## apb_top
module apb_top #(parameter ADDRESS=8, parameter DATA =8, parameter LOCATION=64)(
input PCLK,PRESETn,transfer,READ_WRITE,
input [ADDRESS-1:0] apb_write_paddr,apb_read_paddr,
input [DATA-1:0] apb_write_data,
output [DATA-1:0] apb_read_data_out);
make LEC_CHECK=0 ABC_AREA=0 CAP_MARGIN=20 CORE_ASPECT_RATIO=0.64 CORE_MARGIN=2 CORE_UTILIZATION=40 GPL_ROUTABILITY_DRIVEN=1 GPL_TIMING_DRIVEN=0 PLACE_DENSITY=0.6 SLEW_MARGIN=20 finish   # period 5.0 ns
run.sh (not shown) runs the stock make flow with config.mk's settings and CLKGATE_MAP_FILE=.
The baseline ran to the end with violations: setup timing.
Then changed:
--- a/flow/config.mk
+++ b/flow/config.mk
@@ -8 +7,0 @@
-export ABC_AREA = 0
@@ -10 +8,0 @@
-export CORE_ASPECT_RATIO = 0.64
@@ -13,2 +10,0 @@
-export GPL_ROUTABILITY_DRIVEN = 1
-export GPL_TIMING_DRIVEN = 0
With this change the flow completed with no timing, DRC or antenna violations.
Global-route usage came out lower by 9.4 points.
Combinational power came out lower by roughly a tenth.
Die size barely changes.
Register-to-register slack improves by 0.72 ns.
Worst setup slack improves by 0.77 ns.
Core utilization came out higher by 0.55 points.
Then changed:
--- a/flow/config.mk
+++ b/flow/config.mk
@@ -10,2 +10,2 @@
-export CORE_UTILIZATION = 40
-export PLACE_DENSITY = 0.6
+export CORE_UTILIZATION = 58
+export SETUP_SLACK_MARGIN = -0.21
==> flow/constraint.sdc (replaced) <==
create_clock -name core_clock -period 2.5 [get_ports {PCLK}]
set_input_delay 0.5000 -clock core_clock [delete_from_list [all_inputs] [get_ports {PCLK}]]
set_output_delay 0.5000 -clock core_clock [all_outputs]
set_load 0.01 [all_outputs]
Effect: Now the flow reached the layout checks and failed them: setup timing; routed wire length went down by 2.9%; count of clock-buffer cells in the layout shrinks by 1; synthesized cell count does not change; via count increases by 16%; total power climbs by 97%; hold slack degrades by 0.018 ns; design area is higher by 12%; register-to-register slack loses 2.0 ns; sequential cell count is unchanged; sequential share of layout area falls by 5.2 points.
Then changed:
--- a/flow/config.mk
+++ b/flow/config.mk
@@ -10,2 +10,2 @@
-export CORE_UTILIZATION = 58
-export SETUP_SLACK_MARGIN = -0.21
+export CORE_UTILIZATION = 42
+export PLACE_DENSITY = 0.6
==> flow/constraint.sdc (replaced) <==
create_clock -name core_clock -period 4.5 [get_ports {PCLK}]
set_input_delay 0.9000 -clock core_clock [delete_from_list [all_inputs] [get_ports {PCLK}]]
set_output_delay 0.9000 -clock core_clock [all_outputs]
set_load 0.01 [all_outputs]
With this change the flow completed without violations.
Clock power is lower by well over a third.
Wire length is higher by a few percent.
Via count goes down by roughly a tenth.
Final area went down by roughly a tenth.
Core utilization shrinks by 27 points.
Global-route usage decreases by 14 points.
Power goes down by well over a third.
Hold slack got worse by 0.14 ns.
Non-clock buffer count shrinks by 270.
Worst setup slack improved by 0.95 ns.
Then changed:
--- a/flow/config.mk
+++ b/flow/config.mk
@@ -10,2 +10 @@
-export CORE_UTILIZATION = 42
-export PLACE_DENSITY = 0.6
+export CORE_UTILIZATION = 64
==> flow/constraint.sdc (replaced) <==
create_clock -name core_clock -period 2.5 [get_ports {PCLK}]
set_input_delay 0.5000 -clock core_clock [delete_from_list [all_inputs] [get_ports {PCLK}]]
set_output_delay 0.5000 -clock core_clock [all_outputs]
set_load 0.01 [all_outputs]
Outcome:
- The new run ran to the end with violations: setup timing
- total power increases by 78%
- critical path depth decreases by 1
- count of clock-buffer cells in the layout increases by 4
- worst hold slack gains 0.31 ns
- synthesized cell count does not change
Then changed:
--- a/flow/config.mk
+++ b/flow/config.mk
@@ -7,0 +8 @@
+export ABC_AREA = 1
@@ -10 +11,4 @@
-export CORE_UTILIZATION = 64
+export CORE_UTILIZATION = 72
+export CTS_CLUSTER_SIZE = 10
+export PLACE_DENSITY = 0.36
+export SETUP_SLACK_MARGIN = 0.37
The new run completed with no timing, DRC or antenna violations.
Synthesized cell count came out higher by 26%.
Sequential share of layout area came out higher by 0.12 points.
Design area stays flat.
Wire length came out lower by 29%.
Sequential cell count is unchanged.
Clock skew came out lower by 0.0061 ns.
Core utilization came out higher by 2.5 points.
Area after synthesis came out higher by 8.4%.
Clock power came out lower by 7.6%.
Non-clock buffer count came out lower by 209.
Via count came out lower by 6.5%.

Setup of north:
apb_top again, from the RTL that the note above started with.
Settings: LEC_CHECK=0, ABC_AREA=1, CAP_MARGIN=20, CORE_MARGIN=2, CORE_UTILIZATION=70, CTS_CLUSTER_DIAMETER=28, PLACE_DENSITY=0.6, SETUP_SLACK_MARGIN=0.65, SLEW_MARGIN=20; clock period 2.5 ns.
north terminated abnormally: global routing reported GRT-0232.
The inputs of south differ from those of north as listed below.
- CTS_CLUSTER_DIAMETER: 28 -> unset
- CORE_UTILIZATION: 70 -> 40
- SETUP_SLACK_MARGIN: 0.65 -> unset
- ABC_AREA: 1 -> unset
- the clock period (ns, I/O delays scaled along): 2.5 -> 4.5
Results
Looking at main combinational cell family by area after synthesis, the simple AND/OR/NAND/NOR gates result is from north; the AND-OR/OR-AND gates one comes from south. Comparing weighted congestion at the end of routability-driven global placement for south and north, the bigger number came from south. south: all stages complete, timing, DRC and antenna checks passed. Relative to north, sequential fraction of the synthesis area has increased by 4.4 points in south. Diff south and north: floorplan core density higher in north. [south vs north] count of different cell masters after synthesis: higher in south. STATUS summed instance area of the synthesized netlist: south wins against north. Relative to north, synthesized cell count has decreased by 20% in south. Area reported by Yosys stat (lower): south.

Starting RTL as in the previous note.
Settings: LEC_CHECK=0, ABC_AREA=1, CAP_MARGIN=20, CORE_ASPECT_RATIO=0.91, CORE_MARGIN=2, CORE_UTILIZATION=72, CTS_CLUSTER_DIAMETER=396, CTS_CLUSTER_SIZE=10, HOLD_SLACK_MARGIN=0.29, PLACE_DENSITY=0.37, SLEW_MARGIN=20, TNS_END_PERCENT=5; clock period 1.82 ns.
The baseline reached the layout checks and failed them: setup timing.
==> next run, changes <==
==> flow/config.mk (replaced) <==
export PLATFORM = sky130hd
export DESIGN_NAME = apb_top
export DESIGN_NICKNAME = apb_top
export VERILOG_FILES = /design/flow/design.v
export SDC_FILE = /design/flow/constraint.sdc
export NUM_CORES = 4
export LEC_CHECK = 0
export CAP_MARGIN = 20
export CORE_MARGIN = 2
export CORE_UTILIZATION = 12
export PLACE_DENSITY = 0.6
export SLEW_MARGIN = 20
==> flow/constraint.sdc (replaced) <==
create_clock -name core_clock -period 5.64 [get_ports {PCLK}]
set_input_delay 1.1280 -clock core_clock [delete_from_list [all_inputs] [get_ports {PCLK}]]
set_output_delay 1.1280 -clock core_clock [all_outputs]
set_load 0.01 [all_outputs]
With this change the flow went through all stages and came out clean.
Routed wire length rises by a few percent.
Non-clock buffer count falls by 186.
Final area falls by a little under a tenth.
==> next run, changes <==
--- a/flow/config.mk
+++ b/flow/config.mk
@@ -7,0 +8 @@
+export ABC_AREA = 1
@@ -10 +11 @@
-export CORE_UTILIZATION = 12
+export CORE_UTILIZATION = 68
@@ -11,0 +13 @@
+export SETUP_SLACK_MARGIN = 0.65
==> flow/constraint.sdc (replaced) <==
create_clock -name core_clock -period 2.5 [get_ports {PCLK}]
set_input_delay 0.5000 -clock core_clock [delete_from_list [all_inputs] [get_ports {PCLK}]]
set_output_delay 0.5000 -clock core_clock [all_outputs]
set_load 0.01 [all_outputs]
Register-to-register slack degrades by 1.8 ns.
Die area falls by 80%.
Worst setup slack degrades by 0.92 ns.
Global-route usage rises by 32 points.
Sequential power rises by 130%.
Utilization rises by 71 points.
Area after synthesis rises by about 8%.
Design area rises by about 8%.
Non-clock buffer count rises by 117.
Power rises by 130%.
==> next run, changes <==
--- a/flow/config.mk
+++ b/flow/config.mk
@@ -11 +11,2 @@
-export CORE_UTILIZATION = 68
+export CORE_UTILIZATION = 70
+export CTS_CLUSTER_SIZE = 25
=>
- The changed run finished with setup timing left
- global-route usage rose by 2.8 points
- total power is lower by 1.9%
- synthesized area stays the same

lane 1:
The RTL this note starts from:
==> flow/design.v <==
module master_apb #(parameter ADDR_WIDTH=8, parameter DATA_WIDTH =8, parameter STATE=2 )(
input PCLK,
input PRESETn,
input [ADDR_WIDTH-1:0] apb_write_paddr,
input [DATA_WIDTH-1:0] apb_write_data,
input [ADDR_WIDTH-1:0] apb_read_paddr,
input READ_WRITE,
input PREADY,
input transfer,
input [DATA_WIDTH-1:0] PRDATA,
output PWRITE,
output reg PSEL,
output reg PENABLE,
output [ADDR_WIDTH-1:0] PADDR,
output reg[DATA_WIDTH-1:0] PWDATA,
output reg [DATA_WIDTH-1:0] apb_read_data_out
);
parameter IDLE=2'b00;
parameter SETUP=2'b01;
parameter ACCESS=2'b11;
reg [STATE-1:0] current_state,next_state;
wire [DATA_WIDTH-1:0] temp_read;
always @(posedge PCLK or negedge PRESETn)
begin
if(!PRESETn)
current_state<=IDLE;
else
current_state<=next_state;
end
always @(*)
begin
case (current_state)
IDLE: 
begin
if(transfer==1'b1)
next_state=SETUP;
else
next_state=IDLE;
end
SETUP:
begin
next_state=ACCESS;
end
ACCESS:
begin
if(PREADY==1'b1&&transfer==1'b1)
next_state=SETUP;
else if(PREADY==1'b1&&transfer==1'b0)
next_state=IDLE;
else
next_state=ACCESS;
end
default:
next_state=IDLE;
endcase
end
always@(*)
begin
PWDATA='b0;
case(current_state)
IDLE:
begin
PSEL=1'b0;
PENABLE=1'b0;
end
SETUP:
begin
PSEL=1'b1;
PENABLE=1'b0;
PWDATA=apb_write_data;
end
ACCESS:
begin
PSEL=1'b1;
PENABLE=1'b1;
PWDATA=apb_write_data;
end
default:
begin
PSEL=1'b0;
PENABLE=1'b0;
end
endcase
end
always @(posedge PCLK or negedge PRESETn)
begin
if(!PRESETn)
apb_read_data_out<='b0;
else if (current_state==ACCESS && PWRITE==1'b0)
apb_read_data_out<=PRDATA;
end
assign PWRITE=READ_WRITE;
assign PADDR= READ_WRITE?apb_write_paddr:apb_read_paddr;
endmodule
module RAM_slave #(parameter ADDRESS=8, parameter DATA=8, parameter LOCATION=64, parameter STATES=3)(
input PWRITE,PCLK,PRESETn,
input PSEL1,
input PENABLE,
input [ADDRESS-1:0] paddr,
input [DATA-1:0] pwdata,
output reg [DATA-1:0] prdata,
output reg PREADY
);
parameter IDLE=2'b00;
parameter TRANSFER=2'b01;
parameter WRITE=2'b11;
parameter READ=2'b10;
localparam AW=$clog2(LOCATION);
reg [STATES-1:0] current_state,next_state;
reg [DATA-1:0] memory [0:LOCATION-1];
integer i;
always @(posedge PCLK or negedge PRESETn )
begin
if(!PRESETn)
current_state<=IDLE;
else
current_state<=next_state;
end
always @(*)
begin
case (current_state)
IDLE: 
if(PSEL1==1'b1)
next_state=TRANSFER;
else 
next_state=IDLE;
TRANSFER:
next_state=IDLE;
default:
next_state=IDLE;
endcase
end
always @(*)
if(!PRESETn)
begin
prdata='b0;
PREADY=1'b0;
end
else
begin
    case(current_state)
    IDLE:
    begin
        prdata='b0;
        PREADY=1'b0;
    end
    TRANSFER:
    begin
        PREADY=1'b1;
	if(PWRITE==1'b0)
	if(paddr<LOCATION)
	prdata=memory[paddr[AW-1:0]];
	else
	prdata='b0;	
        else
	 prdata='b0;
    end
default:
begin
prdata='b0;
        PREADY=1'b0;
end
    endcase
end
always @(posedge PCLK or negedge PRESETn)
begin
if(!PRESETn)
begin
    for(i=0;i<LOCATION;i=i+1)
    memory[i]<='b0;
end
else if(current_state==TRANSFER&&PWRITE==1'b1&&paddr<LOCATION)
memory[paddr[AW-1:0]]<=pwdata;
end
endmodule
module apb_top #(parameter ADDRESS=8, parameter DATA =8, parameter LOCATION=64)(
input PCLK,PRESETn,transfer,READ_WRITE,
input [ADDRESS-1:0] apb_write_paddr,apb_read_paddr,
input [DATA-1:0] apb_write_data,
output [DATA-1:0] apb_read_data_out);
wire PWRITE;
wire PREADY;
wire PSEL1;
wire PENABLE;
wire [ADDRESS-1:0] paddr;
wire [DATA-1:0] pwdata,prdata;
master_apb #(.ADDR_WIDTH(ADDRESS),.DATA_WIDTH(DATA)) master(
.PCLK(PCLK),
.PRESETn(PRESETn),
.apb_write_paddr(apb_write_paddr),
.apb_write_data(apb_write_data),
.apb_read_paddr(apb_read_paddr),
.READ_WRITE(READ_WRITE),
.PREADY(PREADY),
.transfer(transfer),
.PRDATA(prdata),
.PWRITE(PWRITE),
.PSEL(PSEL1),
.PENABLE(PENABLE),
.PADDR(paddr),
.PWDATA(pwdata),
.apb_read_data_out(apb_read_data_out));
RAM_slave #(.ADDRESS(ADDRESS),.DATA(DATA), .LOCATION(LOCATION)) slave_dut (
.PWRITE(PWRITE),
.PCLK(PCLK),
.PRESETn(PRESETn),
.PSEL1(PSEL1),
.PENABLE(PENABLE),
.paddr(paddr),
.pwdata(pwdata),
.prdata(prdata),
.PREADY(PREADY)
);
endmodule
Settings: LEC_CHECK=0, CAP_MARGIN=20, CORE_MARGIN=2, CORE_UTILIZATION=72, CTS_CLUSTER_SIZE=27, HOLD_SLACK_MARGIN=-0.08, SETUP_SLACK_MARGIN=-0.09, SLEW_MARGIN=20, TNS_END_PERCENT=35; clock period 1.67 ns.
Run status, lane 1: aborted in 4_1_cts, error DPL-0033
> inputs changed (lane 1 -> lane 2)
# lane 1
export LEC_CHECK = 0
export CAP_MARGIN = 20
export CORE_MARGIN = 2
export CORE_UTILIZATION = 72
export CTS_CLUSTER_SIZE = 27
export HOLD_SLACK_MARGIN = -0.08
export SETUP_SLACK_MARGIN = -0.09
export SLEW_MARGIN = 20
export TNS_END_PERCENT = 35
create_clock -name core_clock -period 1.67 [get_ports {PCLK}]
# lane 2
export LEC_CHECK = 0
export ABC_AREA = 0
export CAP_MARGIN = 20
export CORE_MARGIN = 2
export CORE_UTILIZATION = 72
export CTS_CLUSTER_DIAMETER = 233
export CTS_CLUSTER_SIZE = 27
export HOLD_SLACK_MARGIN = 0.24
export PLACE_DENSITY = 0.35
export SETUP_SLACK_MARGIN = 0.72
export SLEW_MARGIN = 20
export TNS_END_PERCENT = 100
create_clock -name core_clock -period 2.5 [get_ports {PCLK}]
==> results <==
The lower total placed cells including tap cells came out of lane 2.
Each of lane 1 and lane 2 falls short of a clean finish.
Lane 2 did not finish; the tool stopped in 5_1_grt with error GRT-0116.
Reported for lane 2 and lane 1, async set-reset flop share out of synthesis turned out identical to the last digit.
Comparing lane 2 against lane 1, there is no change at all in number of port buffers.
From lane 1 to lane 2, area of the mapped netlist did not move at all.
> inputs changed (lane 2 -> lane 3)
# lane 2
export LEC_CHECK = 0
export ABC_AREA = 0
export CAP_MARGIN = 20
export CORE_MARGIN = 2
export CORE_UTILIZATION = 72
export CTS_CLUSTER_DIAMETER = 233
export CTS_CLUSTER_SIZE = 27
export HOLD_SLACK_MARGIN = 0.24
export PLACE_DENSITY = 0.35
export SETUP_SLACK_MARGIN = 0.72
export SLEW_MARGIN = 20
export TNS_END_PERCENT = 100
create_clock -name core_clock -period 2.5 [get_ports {PCLK}]
# lane 3
export LEC_CHECK = 0
export CAP_MARGIN = 40
export CORE_MARGIN = 2
export CORE_UTILIZATION = 72
export CTS_CLUSTER_DIAMETER = 36
export CTS_CLUSTER_SIZE = 27
export HOLD_SLACK_MARGIN = 0.24
export SETUP_SLACK_MARGIN = 0.22
export SLEW_MARGIN = 20
export TNS_END_PERCENT = 35
create_clock -name core_clock -period 1.78 [get_ports {PCLK}]
==> results <==
- Lane 3 failed in 4_1_cts with DPL-0038.
- Delta (lane 3 minus lane 2): total placed instance area -0.42%; number of placed cells counting well taps ~0 delta.
- Cmp lane 3 and lane 2 / post-place setup slack / higher: lane 2
- Placed wire-length estimate in lane 3 is 2300 µm above lane 2.

// apb_top: RTL as listed in full above, without the edits since
clock: 5.97 ns
lec_check: 0
cap_margin: 20
cell_pad_in_sites_global_placement: 2
core_margin: 2
core_utilization: 39
cts_cluster_size: 33
gpl_routability_driven: 1
gpl_timing_driven: 1
max_routing_layer: met5
place_density: 0.77
setup_slack_margin: 0.95
slew_margin: 20
tns_end_percent: 90
The first run finished with timing, DRC and antenna clean.
Change:
- ABC_AREA: default -> 1
- CELL_PAD_IN_SITES_GLOBAL_PLACEMENT: 2 -> default
- CORE_UTILIZATION: 39 -> 68
- CTS_CLUSTER_SIZE: 33 -> default
- GPL_ROUTABILITY_DRIVEN: 1 -> default
- GPL_TIMING_DRIVEN: 1 -> default
- MAX_ROUTING_LAYER: met5 -> default
- PLACE_DENSITY: 0.77 -> 0.6
- SETUP_SLACK_MARGIN: 0.95 -> default
- TNS_END_PERCENT: 90 -> default
- clock period: 5.97 -> 2.5 ns (I/O delays scaled with it)
What happened: The new run ran to the end with no violations; sequential share of layout area fell by 4.9 points; clock skew came out lower by 4.4 ps; setup slack gets worse by 1200 ps.
Change:
- CAP_MARGIN: 20 -> 35
- CTS_CLUSTER_DIAMETER: default -> 383
- CTS_CLUSTER_SIZE: default -> 18
- PLACE_DENSITY: 0.6 -> default
- SETUP_SLACK_MARGIN: default -> 0.66
=> With this change the flow died in global routing. Area after synthesis stays the same. Synthesized cell count does not change. Die size does not change.
Change:
- ABC_AREA: 1 -> default
- CAP_MARGIN: 35 -> 20
- CORE_UTILIZATION: 68 -> 72
- CTS_CLUSTER_DIAMETER: 383 -> default
- CTS_CLUSTER_SIZE: 18 -> 27
- HOLD_SLACK_MARGIN: default -> -0.08
- SETUP_SLACK_MARGIN: 0.66 -> 0.52
- TNS_END_PERCENT: default -> 35
- clock period: 2.5 -> 1.8 ns (I/O delays scaled with it)
- Now the flow died in clock tree synthesis on DPL-0038
- area after synthesis falls by 7.7%
- die size falls by 13%
- synthesized cell count falls by 20%
Change:
- ABC_AREA: default -> 1
- CTS_CLUSTER_SIZE: 27 -> 10
- HOLD_SLACK_MARGIN: -0.08 -> default
- PLACE_DENSITY: default -> 0.6
- SETUP_SLACK_MARGIN: 0.52 -> 0.2
- TNS_END_PERCENT: 35 -> default
- clock period: 1.8 -> 2.5 ns (I/O delays scaled with it)
Effect: The new run produced a clean layout. Die size rises by 8.2%. Area after synthesis climbs by 8.4%. Synthesized cell count grows by 26%.
Power is estimated from default activity; no workload was simulated.
